==> branch raven: inputs <==
Design minimax, start of the top module:
module minimax(
   opt, move,
   grid, column_counts, player, sw, clk
);
input [83:0] grid;
input [20:0] column_counts;
input player;
input sw;
input clk;
output [6:0] opt;
output move;
reg [83:0] grid_copy;
reg [83:0] grid_copy_2;
reg aimoved;
reg opponentmoved;
reg [6:0] ai;
reg [6:0] opponent;
reg [2:0] index;
reg move_r;
assign move = move_r;
reg initial_score;
reg [6:0] count;  
reg [2:0] column;
reg [6:0] opt_r;
assign opt = opt_r;
wire [8:0] optscore;
reg [8:0] optscore_r;
assign optscore = optscore_r;
wire [8:0] score;
wire [8:0] curscore;
reg [8:0] curscore_r;
assign curscore = curscore_r;
score score_(
   .score (score),
   .grid (grid_copy_2), .ai (ai), .opponent (opponent), .clk (clk)
    );
always @(posedge clk)
begin
  if (player == 0 || !sw)
  begin
    count = 0;
    move_r = 0;
    optscore_r = 0;
    opt_r = 1;
	 curscore_r = 0;
  end
  else if (count == 105)
  begin
    if(curscore >= optscore && aimoved)
    begin
      opt_r = ai;
      optscore_r = curscore_r;
    end
    move_r = 1;
    count = (count + 1) % 128;
  end
  else if (count > 105)
  begin
    move_r = 0;
  end
  else if (count % 15 == 0)
  begin
    if(count == 0)
    begin
      optscore_r = 0;
    end
    else if(curscore >= optscore && aimoved)
    begin
      opt_r = ai;
      optscore_r = curscore_r;
    end
	 initial_score = 1;
    if(column_counts[(count / 15)*3 + 2-:3] < 6)
    begin
	   column = (count / 15) % 8;
      grid_copy = grid;
      grid_copy[13 - (count / 15)*2 + column_counts[(count / 15)*3 + 2-:3] * 14-:2] = 2'b10;
      aimoved = 1;
      ai = (13 - (count / 15)*2 + column_counts[(count / 15)*3 + 2-:3] * 14) % 128;
    end
    else
    begin
      grid_copy = grid;
      aimoved = 0;
      ai = 1;
		column = 0;
    end
    count = (count + 1) % 128;
  end
  else if ((count % 15) % 2 == 1)
  begin
    if(aimoved)
	   begin
      if(column_counts[(((count % 15) - 1)/2)* 3 +2-:3] < 6 && (((count % 15) - 1)/2) != column)
      begin
        grid_copy_2 = grid_copy;
        grid_copy_2[14 - (count % 15) + column_counts[(((count % 15) - 1)/2)* 3 + 2-:3] * 14-:2] = 2'b01;
        opponentmoved = 1;
        opponent = (13 - (count % 15) + column_counts[(((count % 15) - 1)/2)* 3 + 2-:3] * 14)% 128;
      end
	   else if (ai < 70 && (((count % 15) - 1)/2) == column)
	   begin
  ...
Settings: LEC_CHECK=0, CAP_MARGIN=20, CELL_PAD_IN_SITES_DETAIL_PLACEMENT=1, CELL_PAD_IN_SITES_GLOBAL_PLACEMENT=1, CORE_MARGIN=2, CORE_UTILIZATION=66, CTS_CLUSTER_DIAMETER=120, GPL_ROUTABILITY_DRIVEN=1, MIN_ROUTING_LAYER=met1, SETUP_SLACK_MARGIN=-0.04, SLEW_MARGIN=30; clock period 17.6 ns.
run.sh (not shown) runs the stock make flow with config.mk's settings and CLKGATE_MAP_FILE=.
==> inputs of branch lagoon, as changes to branch raven <==
Settings changed: CELL_PAD_IN_SITES_DETAIL_PLACEMENT 1 to default, CELL_PAD_IN_SITES_GLOBAL_PLACEMENT 1 to default, CORE_UTILIZATION 66 to 59, CTS_CLUSTER_DIAMETER 120 to default, GPL_ROUTABILITY_DRIVEN 1 to default, MIN_ROUTING_LAYER met1 to default, SETUP_SLACK_MARGIN -0.04 to 2.53, SLEW_MARGIN 30 to 20.
==> flow/constraint.sdc (replaced) <==
create_clock -name core_clock -period 8.62 [get_ports {clk}]
set_input_delay 1.7240 -clock core_clock [delete_from_list [all_inputs] [get_ports {clk}]]
set_output_delay 1.7240 -clock core_clock [all_outputs]
set_load 0.01 [all_outputs]
==> results <==
In synthesized cell count, branch raven and branch lagoon do not differ. Branch raven died in detailed placement. Branch lagoon never finished: it broke off in global routing with GRT-0232. Area after synthesis is the same in branch raven and branch lagoon. Against branch lagoon, the die size of branch raven is lower by 10%.


==> run a: inputs <==
Starting RTL as in the previous note.
clock: 16.9 ns
lec_check: 0
abc_area: 0
cap_margin: 30
cell_pad_in_sites_detail_placement: 1
cell_pad_in_sites_global_placement: 1
core_aspect_ratio: 0.72
core_margin: 7
core_utilization: 25
cts_cluster_diameter: 205
gpl_routability_driven: 0
gpl_timing_driven: 1
hold_slack_margin: -0.05
min_routing_layer: met2
place_density_lb_addon: 0.14
setup_slack_margin: 0.55
slew_margin: 10
==> run b (differences from run a) <==
ABC_AREA = default   (was 0)
CAP_MARGIN = 20   (was 30)
CELL_PAD_IN_SITES_DETAIL_PLACEMENT = default   (was 1)
CELL_PAD_IN_SITES_GLOBAL_PLACEMENT = default   (was 1)
CORE_ASPECT_RATIO = default   (was 0.72)
CORE_MARGIN = 2   (was 7)
CORE_UTILIZATION = 56   (was 25)
CTS_CLUSTER_DIAMETER = default   (was 205)
GPL_ROUTABILITY_DRIVEN = default   (was 0)
GPL_TIMING_DRIVEN = default   (was 1)
HOLD_SLACK_MARGIN = default   (was -0.05)
MIN_ROUTING_LAYER = default   (was met2)
PLACE_DENSITY_LB_ADDON = default   (was 0.14)
SETUP_SLACK_MARGIN = default   (was 0.55)
SLEW_MARGIN = 20   (was 10)
==> flow/constraint.sdc (replaced) <==
create_clock -name core_clock -period 6.0 [get_ports {clk}]
set_input_delay 1.2000 -clock core_clock [delete_from_list [all_inputs] [get_ports {clk}]]
set_output_delay 1.2000 -clock core_clock [all_outputs]
set_load 0.01 [all_outputs]
==> run c (differences from run a) <==
ABC_AREA = 1   (was 0)
CAP_MARGIN = 20   (was 30)
CELL_PAD_IN_SITES_GLOBAL_PLACEMENT = 3   (was 1)
CORE_ASPECT_RATIO = 1.13   (was 0.72)
CORE_MARGIN = 2   (was 7)
CORE_UTILIZATION = 15   (was 25)
CTS_CLUSTER_DIAMETER = 136   (was 205)
GPL_ROUTABILITY_DRIVEN = default   (was 0)
HOLD_SLACK_MARGIN = default   (was -0.05)
MIN_ROUTING_LAYER = default   (was met2)
SETUP_SLACK_MARGIN = 0.12   (was 0.55)
SLEW_MARGIN = 25   (was 10)
==> flow/constraint.sdc (replaced) <==
create_clock -name core_clock -period 9.33 [get_ports {clk}]
set_input_delay 1.8660 -clock core_clock [delete_from_list [all_inputs] [get_ports {clk}]]
set_output_delay 1.8660 -clock core_clock [all_outputs]
set_load 0.01 [all_outputs]
==> results <==
quantity	run c	run b	run a
Result of the run	failed layout checks	did not finish	finished clean
Failing step	-	global routing	-
Violated checks	negative setup slack	-	-
Max-Cap Viols	0	-	0
Worst Slack Setup Final	-703 ps	-	1330 ps
Worst EP required	9750 ps	-	17270 ps
First DRT Iteration DRCs	1337	-	7960
Hold depth	2	-	2
Sw Ratio	50.7%	-	50.9%
Largest class	multi-input combinational cells	-	multi-input combinational cells
Worst Path Arrival	10460 ps	-	15930 ps
Final design instance area without fill	0.0473 mm^2	-	0.0333 mm^2
Antenna Violating Nets Remaining	0	-	0
Number of cells on the critical path	61	-	49
Buf+Inv Stages, Crit Path	16	-	6
Detailed-routing iteration count for the pre-antenna-repair pass	5	-	17
Signal buffers	1441	-	208
Yosys Instances	4619	3570	3570
Master of the slowest instance on the critical path	sky130_fd_sc_hd__fa_1	-	sky130_fd_sc_hd__nor3_1
Layout sequential cell count	219	-	219
Mapped Avg Cell Area	6.12 um^2	8.27 um^2	8.27 um^2
Portion of total power attributed to the clock network	9.8%	-	19.4%


==> job 1903 <==
Starting RTL as in the previous note.
## minimax
module minimax(
   opt, move,
   grid, column_counts, player, sw, clk
);
Settings: LEC_CHECK=0, ABC_AREA=0, CAP_MARGIN=20, CELL_PAD_IN_SITES_DETAIL_PLACEMENT=0, CELL_PAD_IN_SITES_GLOBAL_PLACEMENT=0, CORE_ASPECT_RATIO=1.13, CORE_MARGIN=2, CORE_UTILIZATION=58, CTS_CLUSTER_DIAMETER=136, CTS_CLUSTER_SIZE=51, GPL_TIMING_DRIVEN=1, HOLD_SLACK_MARGIN=0.28, SLEW_MARGIN=25; clock period 7.94 ns.
==> inputs of job 457, as changes to job 1903 <==
- ABC_AREA: 0 -> default
- CELL_PAD_IN_SITES_DETAIL_PLACEMENT: 0 -> default
- CELL_PAD_IN_SITES_GLOBAL_PLACEMENT: 0 -> default
- CORE_ASPECT_RATIO: 1.13 -> default
- CORE_UTILIZATION: 58 -> 69
- CTS_CLUSTER_DIAMETER: 136 -> default
- CTS_CLUSTER_SIZE: 51 -> 98
- GPL_TIMING_DRIVEN: 1 -> default
- HOLD_SLACK_MARGIN: 0.28 -> default
- SLEW_MARGIN: 25 -> 20
==> flow/constraint.sdc (replaced) <==
create_clock -name core_clock -period 7.33 [get_ports {clk}]
set_input_delay 1.4660 -clock core_clock [delete_from_list [all_inputs] [get_ports {clk}]]
set_output_delay 1.4660 -clock core_clock [all_outputs]
set_load 0.01 [all_outputs]
==> qor summary <==
                                                                     job 457                   job 1903
Asr flop ratio synth                                                      0%                         0%
DP Area                                                           39700 um^2                 39800 um^2
Synth unique cells                                                       114                        114
Status                                             aborted with a tool error  aborted with a tool error
Stage where the flow stopped                                         4_1_cts                    5_1_grt
Pre-CTS setup slack                                                 -3.89 ns                   -2.90 ns
Area fraction in and, or, nand and nor cells                           20.5%                      20.5%
Die Height                                                            211 um                     244 um
Floorplan Core Area                                               42100 um^2                 50100 um^2
Tally of yosys warning messages                                            2                          2
Number of cell rows                                                       75                         87
Detailed placer's ending HPWL                                      114000 um                   99700 um
Synth Seq Share                                                        21.2%                      21.2%
Die area                                                          44500 um^2                 52700 um^2
GP Congestion                                                           1.22                       1.19
Mean area per synthesized cell                                     8.27 um^2                  8.27 um^2
Initial Util                                                           70.1%                      59.0%
Number of synthesized register bits                                      219                        219
Inst Count DP                                                           5036                       5154
Compound-cell area share of the yosys netlist                          24.5%                      24.5%
Chip Area, Yosys                                                  29500 um^2                 29500 um^2
Die width                                                             211 um                     216 um
Multiplexer fraction of the synthesized cell area                      15.3%                      15.3%


==> inputs of exp/zinc <==
Starting RTL as in the previous note.
clock: 6.0 ns
lec_check: 0
cap_margin: 20
core_margin: 2
core_utilization: 58
setup_slack_margin: 1.38
slew_margin: 20
tns_end_percent: 5
==> exp/delta: changes against exp/zinc <==
CORE_MARGIN = 9   (was 2)
CTS_CLUSTER_SIZE = 43   (was unset)
MAX_ROUTING_LAYER = met4   (was unset)
MIN_ROUTING_LAYER = met2   (was unset)
PLACE_DENSITY = 0.68   (was unset)
SETUP_SLACK_MARGIN = 0.35   (was 1.38)
SLEW_MARGIN = 35   (was 20)
TNS_END_PERCENT = 90   (was 5)
==> flow/constraint.sdc (replaced) <==
create_clock -name core_clock -period 9.23 [get_ports {clk}]
set_input_delay 1.8460 -clock core_clock [delete_from_list [all_inputs] [get_ports {clk}]]
set_output_delay 1.8460 -clock core_clock [all_outputs]
set_load 0.01 [all_outputs]
==> comparison <==
exp/delta did not get past 5_1_grt. exp/zinc never finished: it broke off in 5_1_grt (ODB-0269). In synthesized cell count, exp/zinc and exp/delta do not differ. Die size: exp/delta is higher than exp/zinc (13%). Synthesized area is the same in exp/delta and exp/zinc.
Power and IR drop assume default switching activity.
